==> inputs of build 91 <==
Design triangle, start of the top module:
module triangle(clk, reset, nt, xi, yi, busy, po, xo, yo);
input        clk, reset, nt;
input  [2:0] xi, yi;
output       busy, po;
output [2:0] xo, yo;
reg busy, po;
reg [4:0] state, next_state;  
reg [6:0] x_cor[0:2];         
reg [6:0] y_cor[0:2];         
reg [1:0] s0_count;           
reg s1_count;                 
reg s2_count;                 
reg s7_count;                 
reg [4:0] horiz;              
reg [3:0] out_count;          
reg signed [8:0] a[0:1];      
reg signed [8:0] b[0:1];      
reg signed [8:0] c[0:1];      
reg [3:0] ep, save_ep;        
reg signed [7:0] value;       
reg [1:0] o_idx;              
reg [2:0] xo, yo;             
reg loc;                      
reg [3:0] start;              
parameter s0=5'd0,s1=5'd1,s2=5'd2,s3=5'd3,s4=5'd4,s5=5'd5,s6=5'd6,s7=5'd7;
integer i,j;
always @(posedge clk or posedge reset)begin
    if(reset) state<=s0;
    else state<=next_state;
end
always @(*)begin
    case(state)
        s0:next_state=(s0_count==2'd3)?s1:s0;
        s1:next_state=(s1_count==1'b1)?s2:s1;
        s2:next_state=(out_count==y_cor[0]||out_count==y_cor[1]||out_count==y_cor[2])?s5:((s2_count==1'b1)?((value==8'd0)?s5:((value[7]==1'b0)?s3:s4)):s2);
        s3:next_state=(o_idx==2'd2)?s5:s2;
        s4:next_state=(o_idx==2'd1)?s5:s2;
        s5:next_state=(out_count==y_cor[0]||out_count==y_cor[2])?s6:((loc==1'b0)?((out_count==y_cor[1])?((start==x_cor[1])?s6:s5):((start==ep)?s6:s5)):((start==x_cor[0])?s6:s5));
        s6:next_state=(out_count==y_cor[2])?s7:s2;
        s7:next_state=(s7_count==1'b1)?s0:s7;
        default:next_state=s0;
    endcase
end
always @(posedge clk or posedge reset)begin
    if(reset) busy<=1'b0;
    else begin
        if(state==s7&&s7_count==1'b1) busy<=1'b0;
        else if(state==s0&&s0_count==2'd0&&nt==1'b0) busy<=1'b0;
  ...
clock: 1.2 ns
lec_check: 0
abc_area: 1
cap_margin: 20
core_aspect_ratio: 1.42
core_margin: 2
core_utilization: 72
cts_cluster_diameter: 366
cts_cluster_size: 99
slew_margin: 20
tns_end_percent: 5
run.sh (not shown) runs the stock make flow with config.mk's settings and CLKGATE_MAP_FILE=.
==> trial 16: changes against build 91 <==
- CORE_ASPECT_RATIO: 1.42 -> not set
- CORE_UTILIZATION: 72 -> 70
- CTS_CLUSTER_DIAMETER: 366 -> not set
- CTS_CLUSTER_SIZE: 99 -> not set
- SETUP_SLACK_MARGIN: not set -> -0.16
- TNS_END_PERCENT: 5 -> not set
==> flow/constraint.sdc (replaced) <==
create_clock -name core_clock -period 3.42 [get_ports {clk}]
set_input_delay 0.6840 -clock core_clock [delete_from_list [all_inputs] [get_ports {clk}]]
set_output_delay 0.6840 -clock core_clock [all_outputs]
set_load 0.01 [all_outputs]
==> build 27: changes against build 91 <==
- CORE_ASPECT_RATIO: 1.42 -> not set
- CTS_CLUSTER_DIAMETER: 366 -> not set
- CTS_CLUSTER_SIZE: 99 -> 15
- PLACE_DENSITY_LB_ADDON: not set -> 0.02
- SETUP_SLACK_MARGIN: not set -> 0.24
- TNS_END_PERCENT: 5 -> not set
==> flow/constraint.sdc (replaced) <==
create_clock -name core_clock -period 2.75 [get_ports {clk}]
set_input_delay 0.5500 -clock core_clock [delete_from_list [all_inputs] [get_ports {clk}]]
set_output_delay 0.5500 -clock core_clock [all_outputs]
set_load 0.01 [all_outputs]
==> notes <==
Build 91 ended with an error in global routing (5_1_grt) with GRT-0232. Trial 16 completed, yet does not pass: setup timing. Build 27 completed, yet does not pass: setup timing. In synthesized area, build 27 and build 91 do not differ. Of trial 16 and build 27, build 27 has the higher core utilization (gap 11 points). The lowest die area belongs to build 27, the highest to trial 16. Between trial 16 and build 27, the lower clock power is in trial 16 (gap about 24%, measured against build 27). Between build 27 and trial 16, the lower worst hold slack is in build 27 (gap 0.013 ns). Clock-buffer cell count is the same in build 27 and trial 16. Between build 27 and trial 16, the lower critical path depth is in trial 16 (gap 2). Register-to-register slack: trial 16 is better than build 27 (0.82 ns). In trial 16 the worst setup slack is better than in build 27, by 0.82 ns. In trial 16 the clock skew is higher than in build 27, by 0.0021 ns.
==> figures <==
Status: build 27 complete, but fails checks; trial 16 complete, but fails checks; build 91 did not finish
Last stage reached: build 27 -; trial 16 -; build 91 global routing (5_1_grt)
Violated checks: build 27 setup timing; trial 16 setup timing; build 91 -
Wire length per cell after detailed routing: build 27 23.1 um; trial 16 16.5 um; build 91 -
Fraction of power consumed by the clock network: build 27 46.6%; trial 16 45.3%; build 91 -
Classification of the worst-slack hold path: build 27 reg2reg; trial 16 reg2reg; build 91 -
Max-slew violation count: build 27 0; trial 16 0; build 91 -
Core Box Area: build 27 13,900 um^2; trial 16 14,500 um^2; build 91 14,100 um^2
Leak: build 27 0.00706 uW; trial 16 0.00678 uW; build 91 -
Count of TritonRoute iterations in the first routing pass: build 27 10; trial 16 5; build 91 -
RR Startpoint: build 27 ep[1]; trial 16 ep[3]; build 91 -
Post-place instance area: build 27 11,600 um^2; trial 16 11,300 um^2; build 91 12,300 um^2
Sequential portion of the cell area: build 27 20.2%; trial 16 22.1%; build 91 -
Total die size: build 27 15,300 um^2; trial 16 15,700 um^2; build 91 15,300 um^2
Die X-Extent: build 27 124 um; trial 16 125 um; build 91 104 um
Number of warnings the tools reported: build 27 44; trial 16 44; build 91 -
Sw Share: build 27 26.7%; trial 16 25.1%; build 91 -
Timing startpoint of the critical path: build 27 ep[1]; trial 16 ep[3]; build 91 -
Endpoint of the lowest-slack register-to-register path: build 27 value[7]; trial 16 value[7]; build 91 -
Proportion of power drawn by flip-flops and latches: build 27 50.8%; trial 16 52.2%; build 91 -
Total power of the final layout: build 27 3070 uW; trial 16 2400 uW; build 91 -
Post-Layout Cell Count: build 27 1,621; trial 16 1,582; build 91 -
Non-clk bufs: build 27 159; trial 16 116; build 91 -
Slew @ Worst Pin: build 27 0.929 ns; trial 16 0.618 ns; build 91 -
Power and IR drop assume default switching activity.
